==> cedar: inputs <==
## fpu16_top
module fpu16_top(
    input         aclk,
    input  [15:0] a,
    input  [15:0] b,
    input         a_valid,
    input         b_valid,
    output [15:0] add_result,
    output        add_valid,
    output [15:0] sub_result,
    output        sub_valid,
    output [15:0] mul_result,
    output        mul_valid,
    output [7:0]  cmp_result,
    output        cmp_valid
    );
make LEC_CHECK=0 CAP_MARGIN=40 CORE_MARGIN=2 CORE_UTILIZATION=19 GPL_ROUTABILITY_DRIVEN=0 MAX_ROUTING_LAYER=met5 SLEW_MARGIN=20 finish   # period 8.12 ns
run.sh (not shown) runs the stock make flow with config.mk's settings and CLKGATE_MAP_FILE=.
==> juniper: changes against cedar <==
==> flow/config.mk (replaced) <==
export PLATFORM = sky130hd
export DESIGN_NAME = fpu16_top
export DESIGN_NICKNAME = fpu16_top
export VERILOG_FILES = /design/flow/design.v
export SDC_FILE = /design/flow/constraint.sdc
export NUM_CORES = 4
export LEC_CHECK = 0
export ABC_AREA = 1
export CAP_MARGIN = 20
export CORE_ASPECT_RATIO = 0.93
export CORE_MARGIN = 2
export CORE_UTILIZATION = 61
export CTS_CLUSTER_SIZE = 84
export PLACE_DENSITY_LB_ADDON = 0.07
export SETUP_SLACK_MARGIN = 1.36
export SLEW_MARGIN = 20
==> flow/constraint.sdc (replaced) <==
create_clock -name core_clock -period 4.57 [get_ports {aclk}]
set_input_delay 0.9140 -clock core_clock [delete_from_list [all_inputs] [get_ports {aclk}]]
set_output_delay 0.9140 -clock core_clock [all_outputs]
set_load 0.01 [all_outputs]
==> indigo: changes against cedar <==
==> flow/config.mk (replaced) <==
export PLATFORM = sky130hd
export DESIGN_NAME = fpu16_top
export DESIGN_NICKNAME = fpu16_top
export VERILOG_FILES = /design/flow/design.v
export SDC_FILE = /design/flow/constraint.sdc
export NUM_CORES = 4
export LEC_CHECK = 0
export CAP_MARGIN = 20
export CORE_MARGIN = 2
export CORE_UTILIZATION = 61
export SETUP_SLACK_MARGIN = 1.56
export SLEW_MARGIN = 20
==> flow/constraint.sdc (replaced) <==
create_clock -name core_clock -period 5.67 [get_ports {aclk}]
set_input_delay 1.1340 -clock core_clock [delete_from_list [all_inputs] [get_ports {aclk}]]
set_output_delay 1.1340 -clock core_clock [all_outputs]
set_load 0.01 [all_outputs]
==> results <==
item                                                          juniper                    indigo                    cedar
Initial DRC Count                                                3197                      2674                     1743
Placed inst area                                            35930 µm²                 36520 µm²                37650 µm²
First-pass GRT wire length                                  145700 µm                 145600 µm                130600 µm
Die Size                                                    52310 µm²                 53010 µm²               167600 µm²
Mux contribution to synthesized area                          0.5850%                    4.953%                   4.953%
ANT cells                                                           1                         3                        2
WP depth                                                           41                        37                       40
Highest cell delay on the worst timing path                   0.60 ns                   0.57 ns                  0.42 ns
Capturing point of the worst reg2reg path               u_add.guard_2             u_sub.guard_2        u_add.round_bit_2
Wire length after detailed routing                          105800 µm                  97670 µm                 83360 µm
Total core area                                             49920 µm²                 50380 µm²               163000 µm²
Mean post-synth cell area                                   8.342 µm²                 9.545 µm²                9.545 µm²
Gate count of the mapped netlist                                 3692                      3271                     3271
Crit path launch                                                b[11]                     b[11]                     b[9]
Result of the run                            finished with violations  finished with violations  complete, no violations
Violated checks                                  negative setup slack      negative setup slack                        -
Data required time at the worst endpoint                      5.11 ns                   6.18 ns                  8.65 ns
Power drawn by the clock network                              5.35 mW                   4.71 mW                  3.08 mW
Sequential share of cell area                                  33.45%                    33.75%                   34.16%

==> run a: inputs <==
fpu16_top again, from the RTL that the note above started with.
Design fpu16_top, start of the top module:
module fpu16_top(
    input         aclk,
    input  [15:0] a,
    input  [15:0] b,
    input         a_valid,
    input         b_valid,
    output [15:0] add_result,
    output        add_valid,
    output [15:0] sub_result,
    output        sub_valid,
    output [15:0] mul_result,
    output        mul_valid,
    output [7:0]  cmp_result,
    output        cmp_valid
    );
Settings: LEC_CHECK=0, ABC_AREA=1, CAP_MARGIN=20, CORE_MARGIN=2, CORE_UTILIZATION=70, CTS_CLUSTER_SIZE=45, SETUP_SLACK_MARGIN=-0.48, SLEW_MARGIN=20; clock period 4.77 ns.
==> inputs of run b, as changes to run a <==
Settings changed: ABC_AREA 1 to default, CORE_UTILIZATION 70 to 40, CTS_CLUSTER_SIZE 45 to default, GPL_ROUTABILITY_DRIVEN from default to 0, HOLD_SLACK_MARGIN from default to 0.17, SETUP_SLACK_MARGIN -0.48 to default.
==> flow/constraint.sdc (replaced) <==
create_clock -name core_clock -period 8.0 [get_ports {aclk}]
set_input_delay 1.6000 -clock core_clock [delete_from_list [all_inputs] [get_ports {aclk}]]
set_output_delay 1.6000 -clock core_clock [all_outputs]
set_load 0.01 [all_outputs]
==> qor summary <==
item	run b	run a
Outcome	no timing/DRC/antenna violations	did not finish
Failing step	-	5_1_grt
Number of setup buffers added after CTS	20	130
TritonCTS buffer count	69	57
DP Cell Count	4,671	4,684
Worst setup slack before clock tree synthesis	-1.00 ns	-3.24 ns
Area of the core region	77,300 um2	43,300 um2
Area share of xor/xnor cells in the synthesized design	3.36%	2.92%
Simple logic cell fraction of the synthesized area	14.3%	19.7%
Die outline area	80,300 um2	45,700 um2
Initial standard-cell utilization of the core	40.4%	71.2%
Deepest level of the CTS H-tree	3	2
Post-Synthesis Cells	3,271	3,692
Cell Rows	102	76
Die extent in x	283 um	214 um
DP Area	36,400 um2	35,600 um2
Yosys stat cell total	3,271	3,692
Avg Cell Area, Syn	9.54 um2	8.34 um2
Netlist area before placement	31,200 um2	30,800 um2
Fraction of synthesized area in multiplexers	4.95%	0.585%
Fraction of the mapped netlist area in compound gates	14.6%	10.3%
Total cell area reported by yosys after synthesis	31,200 um2	30,800 um2
DPL Wire Length	61,100 um	66,500 um
Most frequent cell after synthesis	sky130_fd_sc_hd__dfxtp_1	sky130_fd_sc_hd__nand2_1
Number of gates given a new drive strength after cts	41	426
Tally of unique sky130hd cells used after synthesis	97	59
Power figures rest on the tool's default switching activity, not on a simulated workload.
